Design hopselection, start of the top module:
module hopselection(
clk_6M, rstz, p_033us,
regi_isMaster,
ps_pagerespTO,
fk_page,
scancase,
m_half_tslot_p,
connsnewslave, connsnewmaster,
txbit_period, rxbit_period,
fkset_p,   
psackfhs, pagetxfhs, pagetmp, pagerxackfhs ,
corre_threshold,
psrxfhs_succ_p,
psrxfhs,
pstxid,
m_tslot_p, ms_tslot_p,
ps_N_incr_p,
pageAB_2Npage_count, 
Atrain,
regi_interlace_offset, regi_page_k_nudge,
regi_AFH_mode,
regi_AFH_N, regi_AFH_channel_map,
ps, gips, is, giis, page, inquiry, mpr, spr, ir, conns,
prs_clock_frozen, prm_clock_frozen,
CLK, CLKE, CLKN, BD_ADDR,
counter_isFHS,
fk,
fk_chg_p, fk_chg_p_ff,
fk_pstxid
);
For scale: roughly 2500 cells after synthesis, about 170 flip-flops, roughly 17000 sq um of cells after synthesis.
make LEC_CHECK=0 ABC_AREA=1 CAP_MARGIN=20 CORE_MARGIN=2 CORE_UTILIZATION=72 CTS_CLUSTER_DIAMETER=260 CTS_CLUSTER_SIZE=98 PLACE_DENSITY=0.42 SLEW_MARGIN=20 finish   # period 14.6 ns
run.sh (not shown) runs the stock make flow with config.mk's settings and CLKGATE_MAP_FILE=.
The starting point died in global routing (5_1_grt).
Edit:
--- a/flow/config.mk
+++ b/flow/config.mk
@@ -11,5 +11,5 @@
 export CORE_UTILIZATION = 72
-export CTS_CLUSTER_DIAMETER = 260
-export CTS_CLUSTER_SIZE = 98
-export PLACE_DENSITY = 0.42
+export CTS_CLUSTER_DIAMETER = 226
+export HOLD_SLACK_MARGIN = 0.28
+export SETUP_SLACK_MARGIN = 3.75
 export SLEW_MARGIN = 20
==> flow/constraint.sdc (replaced) <==
create_clock -name core_clock -period 12.8 [get_ports {clk_6M}]
set_input_delay 2.5600 -clock core_clock [delete_from_list [all_inputs] [get_ports {clk_6M}]]
set_output_delay 2.5600 -clock core_clock [all_outputs]
set_load 0.01 [all_outputs]
Now the flow aborted during clock tree synthesis (4_1_cts) with DPL-0038.
Area after synthesis stays the same.
Synthesized cell count is unchanged.
Die area stays the same.
Edit:
--- a/flow/config.mk
+++ b/flow/config.mk
@@ -10,6 +10,6 @@
 export CORE_MARGIN = 2
-export CORE_UTILIZATION = 72
-export CTS_CLUSTER_DIAMETER = 226
+export CORE_UTILIZATION = 71
+export CTS_CLUSTER_DIAMETER = 50
+export CTS_CLUSTER_SIZE = 40
 export HOLD_SLACK_MARGIN = 0.28
-export SETUP_SLACK_MARGIN = 3.75
 export SLEW_MARGIN = 20
Outcome: With this change the flow stopped in global routing (5_1_grt); area after synthesis stays the same; die area climbs slightly; synthesized cell count is unchanged.
Edit:
==> flow/config.mk (replaced) <==
export PLATFORM = sky130hd
export DESIGN_NAME = hopselection
export DESIGN_NICKNAME = hopselection
export VERILOG_FILES = /design/flow/design.v
export SDC_FILE = /design/flow/constraint.sdc
export NUM_CORES = 4
export LEC_CHECK = 0
export CAP_MARGIN = 20
export CORE_MARGIN = 2
export CORE_UTILIZATION = 52
export CTS_CLUSTER_SIZE = 99
export PLACE_DENSITY = 0.6
export SLEW_MARGIN = 20
==> flow/constraint.sdc (replaced) <==
create_clock -name core_clock -period 21.1 [get_ports {clk_6M}]
set_input_delay 4.2200 -clock core_clock [delete_from_list [all_inputs] [get_ports {clk_6M}]]
set_output_delay 4.2200 -clock core_clock [all_outputs]
set_load 0.01 [all_outputs]
Effect: Now the flow completed without violations. Synthesized cell count fell by about 22%. Die area rose by 38%. Synthesized area rose by 1.9%.

========
Starting RTL as in the previous note.
Settings: LEC_CHECK=0, ABC_AREA=1, CAP_MARGIN=0, CELL_PAD_IN_SITES_GLOBAL_PLACEMENT=0, CORE_MARGIN=4, CORE_UTILIZATION=40, CTS_CLUSTER_DIAMETER=72, CTS_CLUSTER_SIZE=83, HOLD_SLACK_MARGIN=0.11, MAX_ROUTING_LAYER=met4, PLACE_DENSITY=0.91, SETUP_SLACK_MARGIN=3.08, SLEW_MARGIN=20, TNS_END_PERCENT=55; clock period 16.6 ns.
The starting point finished with timing, DRC and antenna clean.
Change:
==> flow/config.mk (replaced) <==
export PLATFORM = sky130hd
export DESIGN_NAME = hopselection
export DESIGN_NICKNAME = hopselection
export VERILOG_FILES = /design/flow/design.v
export SDC_FILE = /design/flow/constraint.sdc
export NUM_CORES = 4
export LEC_CHECK = 0
export CAP_MARGIN = 20
export CORE_MARGIN = 2
export CORE_UTILIZATION = 40
export PLACE_DENSITY = 0.6
export SLEW_MARGIN = 20
==> flow/constraint.sdc (replaced) <==
create_clock -name core_clock -period 25.0 [get_ports {clk_6M}]
set_input_delay 5.0000 -clock core_clock [delete_from_list [all_inputs] [get_ports {clk_6M}]]
set_output_delay 5.0000 -clock core_clock [all_outputs]
set_load 0.01 [all_outputs]
Worst hold slack gains 0.010 ns; cell area shrinks by 5.1%; sequential cell count is unchanged; setup slack gains 1.5 ns; count of clock-buffer cells in the layout grows by 5; die size shrinks by 1.9%; global-route usage shrinks by 0.56 points; final cell count shrinks by 19%; routed wire length shrinks by 13%; total power shrinks by 42%.
Change:
--- a/flow/config.mk
+++ b/flow/config.mk
@@ -6,7 +6,11 @@
 export NUM_CORES = 4
 export LEC_CHECK = 0
-export CAP_MARGIN = 20
+export ABC_AREA = 1
+export CAP_MARGIN = 25
 export CORE_MARGIN = 2
-export CORE_UTILIZATION = 40
+export CORE_UTILIZATION = 18
+export GPL_ROUTABILITY_DRIVEN = 1
+export HOLD_SLACK_MARGIN = 0.19
 export PLACE_DENSITY = 0.6
-export SLEW_MARGIN = 20
+export SLEW_MARGIN = 25
+export TNS_END_PERCENT = 100
The new run finished clean.
Global-route usage shrinks by 10 points.
Die size grows by 120%.
Setup slack is better by 1.5 ns.
Via count grows by 12%.
Cell count grows by 46%.
First-iteration DRC count grows by 39%.
Core utilization shrinks by 26 points.
Critical path depth grows by 15.
Worst hold slack is worse by 0.019 ns.
Sequential power hardly moves.
Combinational power hardly moves.
Power and IR drop assume default switching activity.
